== build 13 ==
==> flow/design.v <==
module AudDSP (
    input i_rst_n,
    input i_clk,
    input i_start,  
    input i_pause,  
    input [2:0] i_speed,
    input i_is_slow,
    input i_slow_mode,
    input i_daclrck,                
    input signed [15:0] i_sram_data,
    input [19:0] i_sram_stop_addr,  
    output signed [15:0] o_dac_data,
    output o_en,                    
    output o_is_pause,
    output [19:0] o_sram_addr
);
    localparam S_IDLE = 0;
    localparam S_PAUSE = 1;
    localparam S_PLAY = 2;
    localparam S_EMPTY = 3;
    reg [2:0] state_r, state_w;
    reg is_pause_r, is_pause_w;
    reg is_slow_r, is_slow_w;
    reg slow_mode_r, slow_mode_w;
    reg [2:0] speed_r, speed_w;
    reg [3:0] slow_counter_r, slow_counter_w;
    reg [1:0] get_data_counter_r, get_data_counter_w;
    reg [19:0] addr_r, addr_w;
    reg signed [15:0] sram_data_r, sram_data_w, sram_data_next_r, sram_data_next_w;
    reg [15:0] o_data_r, o_data_w;
    assign o_en = !i_daclrck;
    assign o_dac_data = o_data_r;
    assign o_sram_addr = addr_r;
    assign o_is_pause = is_pause_r;
    always @(*) begin
        state_w = state_r;
        case(state_r)
            S_IDLE: begin
                if(i_start)         state_w = S_PAUSE;
                else                state_w = S_IDLE;
            end
            S_PAUSE: begin
                if(!is_pause_r)     state_w = S_PLAY;
                else                state_w = S_PAUSE;
            end
            S_PLAY: begin
                if(is_pause_r)      state_w = S_PAUSE;
                else begin
                    if(!i_daclrck)  state_w = S_EMPTY;
                    else            state_w = S_PLAY;
                end
            end
            S_EMPTY: begin
                if(is_pause_r)      state_w = S_PAUSE;
                else begin
                    if(!i_daclrck)  state_w = S_EMPTY;
                    else            state_w = S_PLAY;
                end
            end
        endcase
    end
    always @(*) begin
        slow_counter_w = slow_counter_r;
        case(state_r)
            S_IDLE:     slow_counter_w = 0;
            S_PAUSE:    slow_counter_w = 0;
            S_PLAY: begin
                if(is_slow_r && !is_pause_r && i_daclrck) begin
                    if(slow_counter_r == speed_r)   slow_counter_w = 0;
                    else                            slow_counter_w = slow_counter_r + 1;
                end
            end
        endcase
    end
    always @(*) begin
        get_data_counter_w = get_data_counter_r;
        case(state_r)
            S_IDLE:     get_data_counter_w = 0;
            S_PAUSE:    get_data_counter_w = 0;
            S_PLAY: begin
                if(get_data_counter_r < 3)  get_data_counter_w = get_data_counter_r + 1;
            end
            S_EMPTY:    get_data_counter_w = 0;
        endcase
    end
    always @(*) begin
        is_pause_w = is_pause_r;
        case(state_r)
            S_IDLE:                 is_pause_w = 1;
            S_PAUSE: if(i_pause)    is_pause_w = 0;
            S_PLAY:  if(i_pause)    is_pause_w = 1;
            S_EMPTY: if(i_pause)    is_pause_w = 1;
        endcase
    end
    always @(*) begin
        is_slow_w = is_slow_r;
        slow_mode_w = slow_mode_r;
        speed_w = speed_r;
        case(state_r)
            S_IDLE: begin
                is_slow_w = 0;
                slow_mode_w = 0;
                speed_w = 0;
            end
            S_PAUSE: begin
                is_slow_w = i_is_slow;
                slow_mode_w = i_slow_mode;
                speed_w = i_speed;
            end
            S_PLAY: begin
                is_slow_w = is_slow_r;
                slow_mode_w = slow_mode_r;
                speed_w = speed_r;
            end
            S_EMPTY: begin
                is_slow_w = i_is_slow;
                slow_mode_w = i_slow_mode;
                speed_w = i_speed;
            end
        endcase
    end
    reg [20:0] temp_addr;      
    always @(*) begin
        addr_w = addr_r;
        temp_addr = addr_r;
        case(state_r)
            S_IDLE:     temp_addr = 0;
            S_PLAY: begin
                if(get_data_counter_r == 0) begin
                    if(is_slow_r) begin
                        if(slow_counter_r == 0)     temp_addr = addr_r + 1;
                    end
                    else                            temp_addr = addr_r + speed_r + 1;
                end
            end
        endcase
        if(temp_addr > i_sram_stop_addr)    addr_w = 0;
        else                                addr_w = temp_addr;
    end
    always @(*) begin
        sram_data_w = sram_data_r;
        sram_data_next_w = sram_data_next_r;
        case(state_r)
            S_IDLE: begin
                sram_data_w = 0;
                sram_data_next_w = 0;
            end
            S_PAUSE: begin
                sram_data_next_w = i_sram_data;
            end
            S_PLAY: begin
                if(get_data_counter_r == 2) begin
                    if(is_slow_r)begin           
                        if(slow_counter_r == 0) begin
                            sram_data_w = sram_data_next_r;
                            sram_data_next_w = i_sram_data;
                        end
                    end
                    else begin                   
                        sram_data_w = sram_data_next_r;
                        sram_data_next_w = i_sram_data;
                    end
                end
            end
        endcase
    end
    reg signed [16:0] diff;
    reg signed [20:0] diff_counter_prod;
    reg signed [20:0] diff_counter_prod_div_speed;
    always @(*) begin
        o_data_w = o_data_r;
        diff = 0;
        diff_counter_prod = 0;
        diff_counter_prod_div_speed = 0;
        case(state_r)
            S_IDLE: o_data_w = 0;
            S_PLAY: begin
                if(get_data_counter_r == 3) begin
                    if(is_slow_r) begin
                        if(slow_mode_r) begin
                            diff = $signed(sram_data_next_r) - $signed(sram_data_r);
                            diff_counter_prod = $signed(diff) * $signed({1'b0, slow_counter_r});
                            diff_counter_prod_div_speed = $signed($signed(diff_counter_prod) / $signed({1'b0, speed_r + 1}));
                            o_data_w = $signed($signed(sram_data_r) + $signed(diff_counter_prod_div_speed));
                        end
                        else o_data_w = sram_data_r;
                    end
                    else o_data_w = sram_data_r;
                end
            end
        endcase
    end
    always_ff @(posedge i_clk or negedge i_rst_n) begin
        if(!i_rst_n) begin
            state_r <= S_IDLE;
            is_pause_r <= 1;
            addr_r <= 0;
            speed_r <= 0;
            o_data_r <= 0;
            is_slow_r <= 0;
            slow_mode_r <= 0;
            sram_data_r <= 0;
            slow_counter_r <= 0;
            sram_data_next_r <= 0;
            get_data_counter_r <= 0;
        end
        else begin
            state_r <= state_w;
            is_pause_r <= is_pause_w;
            addr_r <= addr_w;
            speed_r <= i_speed;
            o_data_r <= o_data_w;
            is_slow_r <= i_is_slow;
            slow_mode_r <= i_slow_mode;
            sram_data_r <= sram_data_w;
            slow_counter_r <= slow_counter_w;
            sram_data_next_r <= sram_data_next_w;
            get_data_counter_r <= get_data_counter_w;
        end
    end
endmodule
Settings: LEC_CHECK=0, ABC_AREA=1, CAP_MARGIN=20, CORE_MARGIN=2, CORE_UTILIZATION=71, CTS_CLUSTER_DIAMETER=298, CTS_CLUSTER_SIZE=50, MAX_ROUTING_LAYER=met4, PLACE_DENSITY=0.66, SETUP_SLACK_MARGIN=5.0, SLEW_MARGIN=20, TNS_END_PERCENT=5; clock period 49.1 ns.
run.sh (not shown) runs the stock make flow with config.mk's settings and CLKGATE_MAP_FILE=.
Build 13: it failed with a tool error in global routing (5_1_grt), so there are no final results.
Modified inputs, build 55 compared to build 13
# build 13
export LEC_CHECK = 0
export ABC_AREA = 1
export CAP_MARGIN = 20
export CORE_MARGIN = 2
export CORE_UTILIZATION = 71
export CTS_CLUSTER_DIAMETER = 298
export CTS_CLUSTER_SIZE = 50
export MAX_ROUTING_LAYER = met4
export PLACE_DENSITY = 0.66
export SETUP_SLACK_MARGIN = 5.0
export SLEW_MARGIN = 20
export TNS_END_PERCENT = 5
create_clock -name core_clock -period 49.1 [get_ports {i_clk}]
# build 55
export LEC_CHECK = 0
export CAP_MARGIN = 20
export CORE_MARGIN = 2
export CORE_UTILIZATION = 40
export SLEW_MARGIN = 20
create_clock -name core_clock -period 87.7 [get_ports {i_clk}]
--- outcome ---
The synthesized-area fraction occupied by and/or/nand/nor cells of build 55 falls short of that of build 13 by 19 points. Build 13 → build 55: floorplan utilization decreased by 31 points relative to the old numbers, yosys-reported design area after synthesis -5500 µm². Build 55: PASS, flow complete, no timing, DRC or antenna violations. Row average cell area after synthesis: build 55 higher / build 13 lower. Build 55 ends up with a die area that is 47% higher than in build 13. Comparing area after synthesis for build 13 and build 55, the smaller number came from build 55. Die outline height came out higher on build 55 than on build 13.
#### Input delta (build 90 over build 55)
# build 55
export LEC_CHECK = 0
export CAP_MARGIN = 20
export CORE_MARGIN = 2
export CORE_UTILIZATION = 40
export SLEW_MARGIN = 20
create_clock -name core_clock -period 87.7 [get_ports {i_clk}]
# build 90
export LEC_CHECK = 0
export CAP_MARGIN = 20
export CORE_ASPECT_RATIO = 0.5
export CORE_MARGIN = 2
export CORE_UTILIZATION = 23
export SLEW_MARGIN = 5
create_clock -name core_clock -period 100.0 [get_ports {i_clk}]
Results
- On count of clock-buffer cells in the layout: between build 55 and build 90, it ends up higher for build 55.
- | met2 usage in global routing | build 90 vs build 55 | 14 points lower |
- The global-route wire length before repair of build 90 is lower than that of build 55.
- When build 90 is measured against build 55, its global-route usage turns out 11 points lower.
- Transition time at the pin with the least slew margin: build 90 < build 55
- Compared build 55 against build 90; longest individual stage delay on the worst path within noise.
- Build 55 vs build 90, origin of the worst setup path: speed_r[1] vs speed_r[0]
- Changes observed in build 90 relative to build 55: setup slack increased 7530 ps, final critical delay including setup and external delays rose 4770 ps.
- Minimum setup slack after placement: build 90 higher than build 55
--- input diff build 90..build 1 ---
# build 90
export LEC_CHECK = 0
export CAP_MARGIN = 20
export CORE_ASPECT_RATIO = 0.5
export CORE_MARGIN = 2
export CORE_UTILIZATION = 23
export SLEW_MARGIN = 5
create_clock -name core_clock -period 100.0 [get_ports {i_clk}]
# build 1
export LEC_CHECK = 0
export CAP_MARGIN = 30
export CELL_PAD_IN_SITES_GLOBAL_PLACEMENT = 3
export CORE_MARGIN = 2
export CORE_UTILIZATION = 68
export CTS_CLUSTER_DIAMETER = 43
export GPL_ROUTABILITY_DRIVEN = 1
export MAX_ROUTING_LAYER = met4
export PLACE_DENSITY = 0.54
export SLEW_MARGIN = 0
create_clock -name core_clock -period 100.0 [get_ports {i_clk}]
[summary]
Per-instance average area after synthesis: build 1 vs build 90 identical
Build 1 -> build 90: synthesized area delta 0, exact match
Pre-placement core utilization (build 1 over build 90): increase, 46 points
Floorplan check, build 1 vs build 90: die outline smaller in build 1
In build 1, the placeable core region came out about 70% below the value in build 90.
Re number of enable flip-flop cells: no difference whatsoever between build 1 and build 90.
For total number of placement rows, dividing the value from build 90 by the value from build 1 gives 1.2.
Build 90 finished all stages; the layout is clean.
FAIL build 1 @ global placement without I/O (3_1_place_gp_skip_io): tool exited with error
Looking at build 1 and build 90, the post-synthesis instance total is a wash.
Build 1 vs build 90 — width of the die dropped by more than half
For build 27, these inputs were changed with respect to build 1:
# build 1
export LEC_CHECK = 0
export CAP_MARGIN = 30
export CELL_PAD_IN_SITES_GLOBAL_PLACEMENT = 3
export CORE_MARGIN = 2
export CORE_UTILIZATION = 68
export CTS_CLUSTER_DIAMETER = 43
export GPL_ROUTABILITY_DRIVEN = 1
export MAX_ROUTING_LAYER = met4
export PLACE_DENSITY = 0.54
export SLEW_MARGIN = 0
create_clock -name core_clock -period 100.0 [get_ports {i_clk}]
# build 27
export LEC_CHECK = 0
export CAP_MARGIN = 20
export CELL_PAD_IN_SITES_DETAIL_PLACEMENT = 2
export CELL_PAD_IN_SITES_GLOBAL_PLACEMENT = 2
export CORE_MARGIN = 2
export CORE_UTILIZATION = 40
export CTS_CLUSTER_DIAMETER = 379
export GPL_ROUTABILITY_DRIVEN = 0
export SLEW_MARGIN = 35
export TNS_END_PERCENT = 45
create_clock -name core_clock -period 100.0 [get_ports {i_clk}]
Notes after the runs:
- Build 1 and build 27: one clean run, build 27; the rest did not finish clean.
- Diff build 1 -> build 27: synthesized chip area reported by yosys level, average size of a mapped cell level, count of standard-cell rows moved up, post-synthesis simple-gate area fraction level, area of the core moved up.
- As of build 27, floorplan die height had risen by more than a quarter compared to build 1.
- Core utilization before placement: build 27 vs build 1 down 28 points
- Die size went up by more than half going from build 1 to build 27.
- Build 1 -> build 27: cell area after synthesis delta 0, exact match
- Between build 1 and build 27, the flow reports overall die width increasing by more than a quarter.
### build 27 -> build 36
# build 27
export LEC_CHECK = 0
export CAP_MARGIN = 20
export CELL_PAD_IN_SITES_DETAIL_PLACEMENT = 2
export CELL_PAD_IN_SITES_GLOBAL_PLACEMENT = 2
export CORE_MARGIN = 2
export CORE_UTILIZATION = 40
export CTS_CLUSTER_DIAMETER = 379
export GPL_ROUTABILITY_DRIVEN = 0
export SLEW_MARGIN = 35
export TNS_END_PERCENT = 45
create_clock -name core_clock -period 100.0 [get_ports {i_clk}]
# build 36
export LEC_CHECK = 0
export CAP_MARGIN = 20
export CELL_PAD_IN_SITES_GLOBAL_PLACEMENT = 1
export CORE_ASPECT_RATIO = 0.5
export CORE_MARGIN = 2
export CORE_UTILIZATION = 23
export CTS_CLUSTER_DIAMETER = 99
export CTS_CLUSTER_SIZE = 15
export HOLD_SLACK_MARGIN = 0.25
export PLACE_DENSITY = 0.89
export SLEW_MARGIN = 5
export TNS_END_PERCENT = 15
create_clock -name core_clock -period 100.0 [get_ports {i_clk}]
Notes after the runs:
- Share of final layout cell area taken by non-clock buffers essentially unchanged between build 36 and build 27.
- Y dimension of the die, build 27 and build 36, higher one = build 27.
- Number of detailed-route iterations in the first pass is higher on build 27
- Build 36: shortest period the worst path allows lower than build 27
- Between build 27 and build 36, the difference in required time of the worst setup path is negligible.
- For the floorplan core area, build 36 came in 52,000 µm² higher than build 27 did.
